==> job 8538: inputs <==
==> flow/design.v <==
`timescale 1ns/10ps
module mm_gcd (
    clock,
    reset,
    a,
    b,
    c,
    start,
    finished
);
input clock;
input reset;
input [31:0] a;
input [31:0] b;
output [31:0] c;
reg [31:0] c;
input start;
output finished;
reg finished;
reg [31:0] y;
reg [31:0] x;
always @(posedge clock) begin: MM_GCD_RTL
    if (reset == 0) begin
        y <= 0;
        x <= 0;
        finished <= 1;
        c <= 0;
    end
    else begin
        if (start) begin
            finished <= 1'b0;
            x <= a;
            y <= b;
        end
        else begin
            if ((y == 0)) begin
                finished <= 1'b1;
                c <= x;
            end
            else if ((x > y)) begin
                x <= (x - y);
            end
            else begin
                y <= (y - x);
            end
        end
    end
end
endmodule
==> flow/run.sh <==
#!/bin/bash
# the make line also repeats each setting of config.mk as NAME=value (left out here)
make -C /OpenROAD-flow-scripts/flow DESIGN_CONFIG=/design/flow/config.mk WORK_HOME=/design/flow/orfs CLKGATE_MAP_FILE= finish
==> flow/config.mk <==
export PLATFORM = sky130hd
export DESIGN_NAME = mm_gcd
export DESIGN_NICKNAME = mm_gcd
export VERILOG_FILES = /design/flow/design.v
export SDC_FILE = /design/flow/constraint.sdc
export NUM_CORES = 4
export LEC_CHECK = 0
export ABC_AREA = 1
export CAP_MARGIN = 20
export CORE_ASPECT_RATIO = 0.79
export CORE_MARGIN = 3
export CORE_UTILIZATION = 45
export CTS_CLUSTER_SIZE = 30
export GPL_TIMING_DRIVEN = 0
export MAX_ROUTING_LAYER = met4
export MIN_ROUTING_LAYER = met2
export PLACE_DENSITY = 0.61
export SLEW_MARGIN = 15
==> flow/constraint.sdc <==
create_clock -name core_clock -period 2.35 [get_ports {clock}]
set_input_delay 0.4700 -clock core_clock [delete_from_list [all_inputs] [get_ports {clock}]]
set_output_delay 0.4700 -clock core_clock [all_outputs]
set_load 0.01 [all_outputs]
==> job 2565: changes against job 8538 <==
Settings changed: CAP_MARGIN 20 to 15, CELL_PAD_IN_SITES_GLOBAL_PLACEMENT from default to 1, CORE_UTILIZATION 45 to 26, GPL_ROUTABILITY_DRIVEN from default to 0, MAX_ROUTING_LAYER met4 to met5, MIN_ROUTING_LAYER met2 to met1, SETUP_SLACK_MARGIN from default to -0.06, TNS_END_PERCENT from default to 65.
==> flow/constraint.sdc (replaced) <==
create_clock -name core_clock -period 2.59 [get_ports {clock}]
set_input_delay 0.5180 -clock core_clock [delete_from_list [all_inputs] [get_ports {clock}]]
set_output_delay 0.5180 -clock core_clock [all_outputs]
set_load 0.01 [all_outputs]
==> job 4987: changes against job 8538 <==
Settings changed: ABC_AREA 1 to default, CORE_ASPECT_RATIO 0.79 to 0.94, CORE_UTILIZATION 45 to 65, CTS_CLUSTER_SIZE 30 to 53, GPL_TIMING_DRIVEN 0 to 1, MIN_ROUTING_LAYER met2 to met1, SLEW_MARGIN 15 to 20.
==> flow/constraint.sdc (replaced) <==
create_clock -name core_clock -period 3.06 [get_ports {clock}]
set_input_delay 0.6120 -clock core_clock [delete_from_list [all_inputs] [get_ports {clock}]]
set_output_delay 0.6120 -clock core_clock [all_outputs]
set_load 0.01 [all_outputs]
==> results.sh <==
# physical design summary
export IMPL_flow_stopped_at="5_1_grt"
export IMPL_pre_cts_ws_ns=-0.526
export IMPL_adder_share_pct=9.60
export IMPL_yosys_top_cells_count="nand2_1 (566), inv_1 (248), a21oi_1 (131)"
export IMPL_error="[ERROR GRT-0116] Global routing finished with congestion. Check the congestion regions in the DRC Viewer."
export IMPL_core_area_mm2=0.0186
export IMPL_syn_area_per_cell_um2=5.72
export IMPL_chip_area_mm2=0.0209
export IMPL_status="stopped before the end"
-- figures above: job 8538

==> results.sh <==
# implementation run metrics
export IMPL_status="timing/DRC/antenna clean"
export IMPL_chip_area_mm2=0.0354
export IMPL_yosys_top_cells_count="nand2_1 (566), inv_1 (248), a21oi_1 (131)"
export IMPL_syn_area_per_cell_um2=5.72
export IMPL_core_area_mm2=0.0323
-- figures above: job 2565

==> results.sh <==
# implementation run metrics
export IMPL_yosys_top_cells_count="nand2_1 (136), a21oi_1 (127), dfxtp_1 (97)"
export IMPL_status="finished with violations"
export IMPL_worst_slack_ns=-0.107
export IMPL_syn_area_per_cell_um2=7.65
export IMPL_core_area_mm2=0.0112
export IMPL_failed_checks="setup timing"
export IMPL_adder_share_pct=10.9
export IMPL_pre_cts_ws_ns=-0.101
export IMPL_setup_violations=7
export IMPL_chip_area_mm2=0.0131
-- figures above: job 4987


==> job 5801 <==
// mm_gcd: RTL as listed in full above, without the edits since
Settings: LEC_CHECK=0, ABC_AREA=1, CAP_MARGIN=20, CORE_MARGIN=2, CORE_UTILIZATION=72, CTS_CLUSTER_DIAMETER=109, PLACE_DENSITY_LB_ADDON=0.0, SETUP_SLACK_MARGIN=0.24, SLEW_MARGIN=20, TNS_END_PERCENT=5; clock period 1.03 ns.
run.sh (not shown) runs the stock make flow with config.mk's settings and CLKGATE_MAP_FILE=.
==> inputs of job 1348, as changes to job 5801 <==
==> flow/config.mk (replaced) <==
export PLATFORM = sky130hd
export DESIGN_NAME = mm_gcd
export DESIGN_NICKNAME = mm_gcd
export VERILOG_FILES = /design/flow/design.v
export SDC_FILE = /design/flow/constraint.sdc
export NUM_CORES = 4
export LEC_CHECK = 0
export CAP_MARGIN = 20
export CORE_MARGIN = 2
export CORE_UTILIZATION = 66
export CTS_CLUSTER_DIAMETER = 30
export SETUP_SLACK_MARGIN = 0.55
export SLEW_MARGIN = 20
==> flow/constraint.sdc (replaced) <==
create_clock -name core_clock -period 3.2 [get_ports {clock}]
set_input_delay 0.6400 -clock core_clock [delete_from_list [all_inputs] [get_ports {clock}]]
set_output_delay 0.6400 -clock core_clock [all_outputs]
set_load 0.01 [all_outputs]
==> summary of the runs <==
Job 1348 never finished: it broke off in global routing (5_1_grt). Job 5801 never finished: it broke off in detailed placement (3_5_place_dp). Of job 1348 and job 5801, job 5801 has the higher synthesized area (gap about 12%, measured against job 5801). Between job 1348 and job 5801, the lower die size is in job 1348 (gap 3.5%, measured against job 5801). Of job 5801 and job 1348, job 5801 has the higher synthesized cell count (gap 51%, measured against job 1348).
==> figures <==
item	job 1348	job 5801
Run status	aborted with a tool error	aborted with a tool error
Stage where the flow stopped	global routing (5_1_grt)	detailed placement (3_5_place_dp)
Initial Util	67.1%	74.6%
Synthesized-area fraction occupied by xor and xnor cells	6.20%	3.04%
Simple-gate portion of the synthesized area	17.2%	37.9%
Area share of the largest cell type after synthesis	25.5%	24.6%
Area fraction in compound gates after synthesis	31.6%	12.9%
Yosys cell count	997	1509
Mean cell area of the mapped netlist	7.65 µm²	5.72 µm²
FA/HA/MAJ Cells, Area Fraction	10.9%	9.60%
Netlist area before placement	7630 µm²	8630 µm²
Chip area	12400 µm²	12900 µm²

==> 11-15: inputs <==
// mm_gcd: RTL as listed in full above, without the edits since
clock: 5.0 ns
lec_check: 0
cap_margin: 20
core_margin: 2
core_utilization: 69
cts_cluster_diameter: 195
cts_cluster_size: 100
slew_margin: 20
==> inputs of 05-07, as changes to 11-15 <==
--- a/flow/config.mk
+++ b/flow/config.mk
@@ -7,7 +7,6 @@
 export LEC_CHECK = 0
 export CAP_MARGIN = 20
 export CORE_MARGIN = 2
-export CORE_UTILIZATION = 69
-export CTS_CLUSTER_DIAMETER = 195
-export CTS_CLUSTER_SIZE = 100
+export CORE_UTILIZATION = 68
+export CTS_CLUSTER_DIAMETER = 59
 export SLEW_MARGIN = 20
==> flow/constraint.sdc (replaced) <==
create_clock -name core_clock -period 3.04 [get_ports {clock}]
set_input_delay 0.6080 -clock core_clock [delete_from_list [all_inputs] [get_ports {clock}]]
set_output_delay 0.6080 -clock core_clock [all_outputs]
set_load 0.01 [all_outputs]
==> inputs of 02-17, as changes to 11-15 <==
--- a/flow/config.mk
+++ b/flow/config.mk
@@ -7,7 +7,6 @@
 export LEC_CHECK = 0
 export CAP_MARGIN = 20
 export CORE_MARGIN = 2
-export CORE_UTILIZATION = 69
-export CTS_CLUSTER_DIAMETER = 195
-export CTS_CLUSTER_SIZE = 100
+export CORE_UTILIZATION = 58
+export SETUP_SLACK_MARGIN = 1.03
 export SLEW_MARGIN = 20
==> flow/constraint.sdc (replaced) <==
create_clock -name core_clock -period 3.6 [get_ports {clock}]
set_input_delay 0.7200 -clock core_clock [delete_from_list [all_inputs] [get_ports {clock}]]
set_output_delay 0.7200 -clock core_clock [all_outputs]
set_load 0.01 [all_outputs]
==> results <==
metric                                                                                   05-07                    02-17                    11-15
Wire length on met2                                                                          -                  15.9 mm                  11.2 mm
Post-CTS setup repair buffer count                                                           4                       38                        0
Number of cells on the worst hold path                                                       -                        2                        2
Area taken by multi-input logic gates                                                        -                 6330 um2                 5070 um2
Routed length per instance                                                                   -                  27.9 um                  20.7 um
Utilization after layout                                                                     -                    89.7%                    81.3%
Number of gates resized after cts                                                           10                      190                        0
Flop share of the area                                                                       -                    17.6%                    22.1%
Top class by area                                                                            -      combinational gates      combinational gates
Worst skew pair latency                                                                      -                   380 ps                   420 ps
Total vias in the final route                                                                -                     9685                     7958
Clock tree buffer count of the final layout                                                  -                       10                        9
Measured slew at the worst slew-check pin                                                    -                   670 ps                   775 ps
Detailed-router iteration count before antenna repair                                        -                       22                        9
Floorplan-stage core utilization                                                         70.1%                    60.0%                    70.7%
DR vias/cell                                                                                 -                     7.18                     6.64
Antenna cell count                                                                           -                        0                        0
Wl on met1                                                                                   -                  12.1 mm                  9.43 mm
Remaining number of nets flagged by the antenna check after routing                          -                        0                        0
Setup crit start kind                                                                        -                flip-flop                flip-flop
Share of final layout cell area taken by clock buffers and inverters                         -                    2.60%                    2.50%
Result of the run                                                               did not finish  complete, no violations  complete, no violations
Failing step                                                          global routing (5_1_grt)                        -                        -
Startpoint of the tightest hold check path                                                   -       c[22]$_SDFFE_PN0P_       c[26]$_SDFFE_PN0P_
Starting DRC count in detailed routing                                                       -                     1683                     1180
Inverters excl. clock                                                                        -                       83                       83
Horizontal die dimension                                                                110 um                   119 um                   109 um
